==> run M: inputs <==
## Cfu
module Cfu (
  input               cmd_valid,
  output              cmd_ready,
  input      [9:0]    cmd_payload_function_id,
  input      [31:0]   cmd_payload_inputs_0,
  input      [31:0]   cmd_payload_inputs_1,
  output reg          rsp_valid,
  input               rsp_ready,
  output reg [31:0]   rsp_payload_outputs_0,
  input               reset,
  input               clk
);
export LEC_CHECK = 0
export CAP_MARGIN = 20
export CORE_MARGIN = 7
export CORE_UTILIZATION = 19
export CTS_CLUSTER_DIAMETER = 113
export CTS_CLUSTER_SIZE = 45
export GPL_ROUTABILITY_DRIVEN = 0
export GPL_TIMING_DRIVEN = 0
export MAX_ROUTING_LAYER = met5
export MIN_ROUTING_LAYER = met1
export SETUP_SLACK_MARGIN = 1.41
export SLEW_MARGIN = 15
create_clock -name core_clock -period 8.71 [get_ports {clk}]
run.sh (not shown) runs the stock make flow with config.mk's settings and CLKGATE_MAP_FILE=.
==> inputs of run Y, as changes to run M <==
==> flow/config.mk (replaced) <==
export PLATFORM = sky130hd
export DESIGN_NAME = Cfu
export DESIGN_NICKNAME = Cfu
export VERILOG_FILES = /design/flow/design.v
export SDC_FILE = /design/flow/constraint.sdc
export NUM_CORES = 4
export LEC_CHECK = 0
export CAP_MARGIN = 20
export CORE_MARGIN = 2
export CORE_UTILIZATION = 72
export PLACE_DENSITY_LB_ADDON = 0.24
export SLEW_MARGIN = 20
==> flow/constraint.sdc (replaced) <==
create_clock -name core_clock -period 12.9 [get_ports {clk}]
set_input_delay 2.5800 -clock core_clock [delete_from_list [all_inputs] [get_ports {clk}]]
set_output_delay 2.5800 -clock core_clock [all_outputs]
set_load 0.01 [all_outputs]
==> impl_metrics.csv <==
group,metric,value,unit
run_status,run_status,"complete, but fails checks",
run_status,violations,"negative setup slack",
detailed_routing,antenna-diode-count,0,
global_route,globalRouteMet2Util,0.186,
sta,finalSetupViolations,29,
finish,seq_share,0.0932,
global_route,globalRouteMet1Util,0.173,
sta,final_setup_margin,-3420,ps
clock_tree,cts_setup_buffers,69,
worst_setup_path,critPathLaunchType,"input port",
the above is filed under run M

==> impl_metrics.csv <==
group,metric,value,unit
place,place_hpwl,41100,um
run_status,run_status,"did not finish",
clock_tree,cts_setup_buffers,54,
yosys,synth_compound_gate_area_share,0.164,
yosys,synth-async-reset-ratio,0,
yosys,synth.cells.most_frequent,"sky130_fd_sc_hd__inv_1, sky130_fd_sc_hd__nand2_1, sky130_fd_sc_hd__fa_1",
run_status,haltStage,"5_1_grt",
floorplanning,die_w,153,um
run_status,flow.first_error,"[ERROR GRT-0232] Routing congestion too high. Check the congestion heatmap in the GUI.",
floorplanning,initCoreUtil,0.735,
floorplanning,design.core.area,21800,um^2
yosys,netlist.top_cell.by_area,"sky130_fd_sc_hd__fa_1",
the above is filed under run Y



==> 11-05: inputs <==
==> flow/design.v <==
module PE (
	in_a,
	in_b,
	out_c
);
input	[15:0] in_a;  
input	[15:0] in_b;  
output	[9:0] out_c;
wire    [7:0] psum_l0[3:0];  
wire    [8:0] psum_l1[1:0];
assign psum_l0[0] = in_a[ 3: 0] * in_b[ 3: 0];   
assign psum_l0[1] = in_a[ 7: 4] * in_b[ 7: 4];
assign psum_l0[2] = in_a[11: 8] * in_b[11: 8];
assign psum_l0[3] = in_a[15:12] * in_b[15:12];
assign psum_l1[0] = psum_l0[0] + psum_l0[1];     
assign psum_l1[1] = psum_l0[2] + psum_l0[3];
assign out_c = psum_l1[0] + psum_l1[1];          
endmodule
module Bitblade (
	mode,
	in_a,
	in_b,
    out_c
);
input	mode;
input   [63:0] in_a;
input   [63:0] in_b;
output  [17:0] out_c;
wire    [15:0] pe_in_a[3:0];
wire    [15:0] pe_in_b[3:0];
wire    [ 9:0] pe_out_c[3:0];
wire	[31:0] aw, ax, ay, az;
wire	[31:0] bw, bx, by, bz;
assign aw = {in_a[60+4-1:60], in_a[52+4-1:52], in_a[44+4-1:44], in_a[36+4-1:36]};
assign ax = {in_a[56+4-1:56], in_a[48+4-1:48], in_a[40+4-1:40], in_a[32+4-1:32]};
assign ay = {in_a[28+4-1:28], in_a[20+4-1:20], in_a[12+4-1:12], in_a[ 4+4-1: 4]};
assign az = {in_a[24+4-1:24], in_a[16+4-1:16], in_a[ 8+4-1: 8], in_a[ 0+4-1: 0]};
assign bw = {in_b[60+4-1:60], in_b[52+4-1:52], in_b[44+4-1:44], in_b[36+4-1:36]};
assign bx = {in_b[56+4-1:56], in_b[48+4-1:48], in_b[40+4-1:40], in_b[32+4-1:32]};
assign by = {in_b[28+4-1:28], in_b[20+4-1:20], in_b[12+4-1:12], in_b[ 4+4-1: 4]};
assign bz = {in_b[24+4-1:24], in_b[16+4-1:16], in_b[ 8+4-1: 8], in_b[ 0+4-1: 0]};
assign pe_in_a[0] = (mode) ? aw : ay;
assign pe_in_a[1] = (mode) ? ax : az;
assign pe_in_a[2] = ay;
assign pe_in_a[3] = az;
assign pe_in_b[0] = (mode) ? bw : by;
assign pe_in_b[1] = (mode) ? bx : by;
assign pe_in_b[2] = (mode) ? by : bz;
assign pe_in_b[3] = bz;
PE pe0( .in_a(pe_in_a[0]), .in_b(pe_in_b[0]), .out_c(pe_out_c[0]));
PE pe1( .in_a(pe_in_a[1]), .in_b(pe_in_b[1]), .out_c(pe_out_c[1]));
PE pe2( .in_a(pe_in_a[2]), .in_b(pe_in_b[2]), .out_c(pe_out_c[2]));
PE pe3( .in_a(pe_in_a[3]), .in_b(pe_in_b[3]), .out_c(pe_out_c[3]));
assign out_c = (pe_out_c[0] << (mode ? 0 : 8)) + (pe_out_c[1] << (mode ? 0 : 4)) + (pe_out_c[2] << (mode ? 0 : 4)) + (pe_out_c[3] << (mode ? 0 : 0));
endmodule
module Cfu (
  input               cmd_valid,
  output              cmd_ready,
  input      [9:0]    cmd_payload_function_id,
  input      [31:0]   cmd_payload_inputs_0,
  input      [31:0]   cmd_payload_inputs_1,
  output reg          rsp_valid,
  input               rsp_ready,
  output reg [31:0]   rsp_payload_outputs_0,
  input               reset,
  input               clk
);
wire  [2:0] opcode;
wire  is_setting_mode, is_resetting_acc, is_accumlating, is_loading_upper;
reg         mode;  
reg   [31:0] upper_bitblade_in_a;
reg   [31:0] upper_bitblade_in_b;
wire  [63:0] bitblade_in_a;
wire  [63:0] bitblade_in_b;
wire  [31:0] bitblade_out_c;
assign opcode = cmd_payload_function_id[2:0];
assign is_setting_mode =  (cmd_valid) && (opcode == 0);
assign is_resetting_acc = (cmd_valid) && (opcode == 1);
assign is_loading_upper = (cmd_valid) && (opcode == 2);
assign is_accumlating =   (cmd_valid) && (opcode == 3);
always @(posedge clk) begin
  if (reset)
    mode <= 0;  
  else if (is_setting_mode)
    mode <= cmd_payload_function_id[3];
end
assign cmd_ready = ~rsp_valid;
always @(posedge clk) begin
  if (reset)          rsp_valid <= 1'b0;
  else if (rsp_valid) rsp_valid <= ~rsp_ready;   
  else if (cmd_valid) rsp_valid <= 1'b1;         
end
always @(posedge clk) begin
  if (reset)
    rsp_payload_outputs_0 <= 32'b0;
  else if (is_resetting_acc)
    rsp_payload_outputs_0 <= 32'b0;
  else if (is_accumlating)
    rsp_payload_outputs_0 <= rsp_payload_outputs_0 + bitblade_out_c;
end
always @(posedge clk) begin
  if (reset)                  upper_bitblade_in_a <= 0;
  else if (is_loading_upper)  upper_bitblade_in_a <= cmd_payload_inputs_0;
end
always @(posedge clk) begin
  if (reset)                  upper_bitblade_in_b <= 0;
  else if (is_loading_upper)  upper_bitblade_in_b <= cmd_payload_inputs_1;
end
assign bitblade_in_a = {upper_bitblade_in_a, cmd_payload_inputs_0};
assign bitblade_in_b = {upper_bitblade_in_b, cmd_payload_inputs_1};
Bitblade bitblade(
  .mode(mode),
  .in_a(bitblade_in_a),
  .in_b(bitblade_in_b),
  .out_c(bitblade_out_c)
);
endmodule
==> flow/run.sh <==
#!/bin/bash
# the make line also repeats each setting of config.mk as NAME=value (left out here)
make -C /OpenROAD-flow-scripts/flow DESIGN_CONFIG=/design/flow/config.mk WORK_HOME=/design/flow/orfs CLKGATE_MAP_FILE= finish
==> flow/config.mk <==
export PLATFORM = sky130hd
export DESIGN_NAME = Cfu
export DESIGN_NICKNAME = Cfu
export VERILOG_FILES = /design/flow/design.v
export SDC_FILE = /design/flow/constraint.sdc
export NUM_CORES = 4
export LEC_CHECK = 0
export ABC_AREA = 1
export CAP_MARGIN = 20
export CORE_MARGIN = 2
export CORE_UTILIZATION = 72
export CTS_CLUSTER_SIZE = 15
export HOLD_SLACK_MARGIN = -0.09
export PLACE_DENSITY_LB_ADDON = 0.19
export SLEW_MARGIN = 20
export TNS_END_PERCENT = 5
==> flow/constraint.sdc <==
create_clock -name core_clock -period 13.1 [get_ports {clk}]
set_input_delay 2.6200 -clock core_clock [delete_from_list [all_inputs] [get_ports {clk}]]
set_output_delay 2.6200 -clock core_clock [all_outputs]
set_load 0.01 [all_outputs]
==> 04-11 (differences from 11-05) <==
Settings changed: ABC_AREA 1 to default, CTS_CLUSTER_SIZE 15 to default, HOLD_SLACK_MARGIN -0.09 to default, PLACE_DENSITY_LB_ADDON 0.19 to 0.24, TNS_END_PERCENT 5 to default.
==> flow/constraint.sdc (replaced) <==
create_clock -name core_clock -period 12.7 [get_ports {clk}]
set_input_delay 2.5400 -clock core_clock [delete_from_list [all_inputs] [get_ports {clk}]]
set_output_delay 2.5400 -clock core_clock [all_outputs]
set_load 0.01 [all_outputs]
==> 08-16 (differences from 11-05) <==
Settings changed: ABC_AREA 1 to default, CORE_ASPECT_RATIO from default to 0.5, CORE_UTILIZATION 72 to 40, CTS_CLUSTER_SIZE 15 to default, HOLD_SLACK_MARGIN -0.09 to default, PLACE_DENSITY from default to 0.91, PLACE_DENSITY_LB_ADDON 0.19 to default, SETUP_SLACK_MARGIN from default to -0.63, TNS_END_PERCENT 5 to default.
==> flow/constraint.sdc (replaced) <==
create_clock -name core_clock -period 13.5 [get_ports {clk}]
set_input_delay 2.7000 -clock core_clock [delete_from_list [all_inputs] [get_ports {clk}]]
set_output_delay 2.7000 -clock core_clock [all_outputs]
set_load 0.01 [all_outputs]
==> 03-25 (differences from 11-05) <==
Settings changed: ABC_AREA 1 to default, CTS_CLUSTER_SIZE 15 to default, PLACE_DENSITY_LB_ADDON 0.19 to 0.24.
==> summary of the runs <==
- Synthesized area: 08-16 is smaller than 11-05 (about 3.6%).
- Routed wire length: 03-25 is larger than 08-16 (about 30%).
- Of 04-11 and 11-05, 11-05 has the higher synthesized cell count (gap 22%, measured against 11-05).
- The lowest clock skew belongs to 08-16, the highest to 03-25.
- The lowest critical path depth belongs to 03-25, the highest to 11-05.
- 03-25 finished with setup timing left. 04-11 failed in global routing (5_1_grt) on GRT-0232. 11-05 completed, yet does not pass: setup timing. 08-16 completed and failed the layout checks on setup timing.
- First-iteration DRC count: 03-25 > 11-05 > 08-16.
- Count of clock-buffer cells in the layout: 08-16 is lower than 11-05 (1).
- In 08-16 the die area is larger than in 04-11, by about 80%.
